==> v17: inputs <==
// CONV
module  CONV(
	input		clk,
	input		reset,
	output	reg	busy,	
	input		ready,	
	output	reg [11:0]	iaddr,
	input	signed [19:0] idata,	
	output	 reg cwr,
	output	 reg [11:0]	caddr_wr,
	output	 reg [19:0]	cdata_wr,
	output	 reg	crd,
	output	 reg [11:0]	caddr_rd,
	input	 [19:0]	cdata_rd,
	output reg 	[2:0] 	csel
	);
	reg [11:0] image_addr;
	reg [11:0] L1_image_addr;
	reg [9:0] L1_write_addr;
	wire [11:0] L1_image_addr1;
	wire [11:0] L1_image_addr2;
	wire [11:0] L1_image_addr3;
	wire [11:0] image_addr1;
	wire [11:0] image_addr2;
	wire [11:0] image_addr3;
	wire [11:0] image_addr4;
	wire [11:0] image_addr5;
	wire [11:0] image_addr6;
	wire [11:0] image_addr7;
	wire [11:0] image_addr8;
	reg [2:0] state , next_state;
	reg [3:0] kernel_count;
	reg signed	[19:0] ker;
	reg signed [19:0] cdata_max;
	reg signed [39:0] gray_data;
	reg signed [39:0] L0_conv_data;
	wire signed [39:0] L0_round_data;
	wire signed [19:0] L0_relu_data;
	wire zero_padding;
	parameter  INIT = 3'b000 ;
	parameter  L0_READ = 3'b001 ;
	parameter  RELU = 3'b010 ;
	parameter  L0_WRITE = 3'b011 ;
	parameter  L1_INIT = 3'b100 ;
	parameter  L1_READ = 3'b101 ;
	parameter  L1_WRITE = 3'b110 ;
	parameter  FINISH = 3'b111 ;
always @(posedge clk or posedge reset) begin
	if (reset) begin
		state <= INIT;
	end
	else begin
		state <= next_state;
	end
end
always@(*)begin
    case (state)
        INIT:begin
			if(ready) next_state =  L0_READ;
            else next_state = INIT;
		end 
        L0_READ :begin
			if(kernel_count == 4'd10) next_state = RELU;
			else next_state = L0_READ;
		end 
		RELU :begin
			next_state = L0_WRITE;
		end 
		L0_WRITE: begin
			if(image_addr == 12'd4095) next_state = L1_INIT;
			else next_state = L0_READ;
		end
		L1_INIT: begin
			 next_state = L1_READ;
		end
		L1_READ: begin
			 if(kernel_count ==  4'd6) next_state = L1_WRITE;
			 else next_state = L1_READ;
		end
		L1_WRITE: begin
			 if(L1_write_addr == 10'd1023) next_state = FINISH;
			 else next_state = L1_READ;
		end
		FINISH: begin
			 next_state = FINISH;
		end
        default: begin
			next_state = FINISH;
		end
    endcase
end
always @(*) begin
    case (state)
        INIT: begin
                busy = 0;
  ...
export LEC_CHECK = 0
export CAP_MARGIN = 20
export CELL_PAD_IN_SITES_DETAIL_PLACEMENT = 1
export CORE_ASPECT_RATIO = 1.51
export CORE_MARGIN = 2
export CORE_UTILIZATION = 35
export CTS_CLUSTER_DIAMETER = 38
export PLACE_DENSITY = 0.61
export SLEW_MARGIN = 20
export TNS_END_PERCENT = 10
create_clock -name core_clock -period 6.78 [get_ports {clk}]
run.sh (not shown) runs the stock make flow with config.mk's settings and CLKGATE_MAP_FILE=.
==> inputs of v37, as changes to v17 <==
Settings changed: CAP_MARGIN 20 to 30, CELL_PAD_IN_SITES_DETAIL_PLACEMENT 1 to unset, CORE_ASPECT_RATIO 1.51 to unset, CORE_MARGIN 2 to 10, CORE_UTILIZATION 35 to 51, CTS_CLUSTER_DIAMETER 38 to 216, GPL_ROUTABILITY_DRIVEN set to 0, GPL_TIMING_DRIVEN set to 1, HOLD_SLACK_MARGIN set to 0.17, MAX_ROUTING_LAYER set to met4, PLACE_DENSITY 0.61 to unset, PLACE_DENSITY_LB_ADDON set to 0.13, SETUP_SLACK_MARGIN set to 2.4, SLEW_MARGIN 20 to 10, TNS_END_PERCENT 10 to unset.
==> flow/constraint.sdc (replaced) <==
create_clock -name core_clock -period 10.0 [get_ports {clk}]
set_input_delay 2.0000 -clock core_clock [delete_from_list [all_inputs] [get_ports {clk}]]
set_output_delay 2.0000 -clock core_clock [all_outputs]
set_load 0.01 [all_outputs]
==> inputs of v10, as changes to v17 <==
Settings changed: CELL_PAD_IN_SITES_DETAIL_PLACEMENT 1 to unset, CORE_ASPECT_RATIO 1.51 to unset, CORE_UTILIZATION 35 to 72, CTS_CLUSTER_DIAMETER 38 to unset, PLACE_DENSITY 0.61 to unset, PLACE_DENSITY_LB_ADDON set to 0.08, TNS_END_PERCENT 10 to unset.
==> flow/constraint.sdc (replaced) <==
create_clock -name core_clock -period 6.97 [get_ports {clk}]
set_input_delay 1.3940 -clock core_clock [delete_from_list [all_inputs] [get_ports {clk}]]
set_output_delay 1.3940 -clock core_clock [all_outputs]
set_load 0.01 [all_outputs]
==> flow_results.xml <==
<?xml version="1.0" encoding="UTF-8"?>
<metrics>
  <group name="status">
    <metric name="outcome" unit="">finished with violations</metric>
    <metric name="so.violations" unit="">negative setup slack</metric>
  </group>
  <group name="place">
    <metric name="pre_cts_ws" unit="ns">-1.554</metric>
  </group>
  <group name="grt">
    <metric name="grt_first_pass_wirelength" unit="mm">148.8</metric>
    <metric name="globalRoute.totalOverflow" unit="">0</metric>
  </group>
  <group name="final_timing">
    <metric name="hold_viol_final" unit="">0</metric>
    <metric name="layout_setup_ws" unit="ns">-0.8142</metric>
    <metric name="final-setup-viol-count" unit="">26</metric>
  </group>
  <group name="drt">
    <metric name="route.top_layer_used" unit="">met4</metric>
  </group>
  <group name="finish">
    <metric name="multiInputGateArea" unit="sq um">21430</metric>
    <metric name="nClkBuffers" unit="">32</metric>
  </group>
  <group name="die">
    <metric name="fp-row-count" unit="">128</metric>
    <metric name="initial_core_util" unit="%">35.18</metric>
  </group>
  <group name="critical_path">
    <metric name="critical_path.reg2reg.endpoint" unit="">gray_data[37]$_SDFFE_PP0P_</metric>
  </group>
</metrics>
# the run above: v17

==> flow_results.xml <==
<?xml version="1.0" encoding="UTF-8"?>
<metrics>
  <group name="status">
    <metric name="outcome" unit="">complete, no violations</metric>
  </group>
  <group name="clock_network">
    <metric name="cts-buffers-inserted" unit="">24</metric>
  </group>
  <group name="finish">
    <metric name="nClkBuffers" unit="">33</metric>
    <metric name="multiInputGateArea" unit="sq um">21460</metric>
    <metric name="design.seq.count" unit="">213</metric>
  </group>
  <group name="final_timing">
    <metric name="final-setup-viol-count" unit="">0</metric>
    <metric name="layout_setup_ws" unit="ns">1.899</metric>
    <metric name="hold_viol_final" unit="">0</metric>
    <metric name="timing.final.max_slew_violations" unit="">0</metric>
  </group>
  <group name="die">
    <metric name="initial_core_util" unit="%">51.34</metric>
    <metric name="fp-row-count" unit="">86</metric>
  </group>
  <group name="grt">
    <metric name="grt_first_pass_wirelength" unit="mm">130.3</metric>
    <metric name="globalRoute.totalOverflow" unit="">0</metric>
  </group>
  <group name="drt">
    <metric name="detailed_routing_iteration_count_for_the_pre_antenna_repair_pass" unit="">19</metric>
  </group>
  <group name="critical_path">
    <metric name="cpMostUsedCell" unit="">sky130_fd_sc_hd__fa_1</metric>
    <metric name="critical_path.reg2reg.endpoint" unit="">gray_data[37]$_SDFFE_PP0P_</metric>
  </group>
  <group name="place">
    <metric name="pre_cts_ws" unit="ns">0.6603</metric>
  </group>
</metrics>
# the run above: v37

==> flow_results.xml <==
<?xml version="1.0" encoding="UTF-8"?>
<metrics>
  <group name="place">
    <metric name="place.port_buffers" unit="">103</metric>
    <metric name="pre_cts_ws" unit="ns">-1.442</metric>
  </group>
  <group name="die">
    <metric name="horizontal_die_size" unit="microns">202.0</metric>
    <metric name="initial_core_util" unit="%">73.04</metric>
    <metric name="fp-row-count" unit="">72</metric>
  </group>
  <group name="status">
    <metric name="outcome" unit="">stopped before the end</metric>
    <metric name="stop_stage" unit="">5_1_grt</metric>
    <metric name="tool_error" unit="">[ERROR GRT-0232] Routing congestion too high. Check the congestion heatmap in the GUI.</metric>
  </group>
  <group name="logic_synthesis">
    <metric name="cell_area_after_synthesis" unit="sq um">28230</metric>
    <metric name="postSynthCellCount" unit="">3191</metric>
  </group>
  <group name="clock_network">
    <metric name="cts_hold_buf" unit="">0</metric>
  </group>
  <group name="grt">
    <metric name="globalRoute.totalOverflow" unit="">66</metric>
    <metric name="gr-usage-met2" unit="%">92.23</metric>
  </group>
</metrics>
# the run above: v10

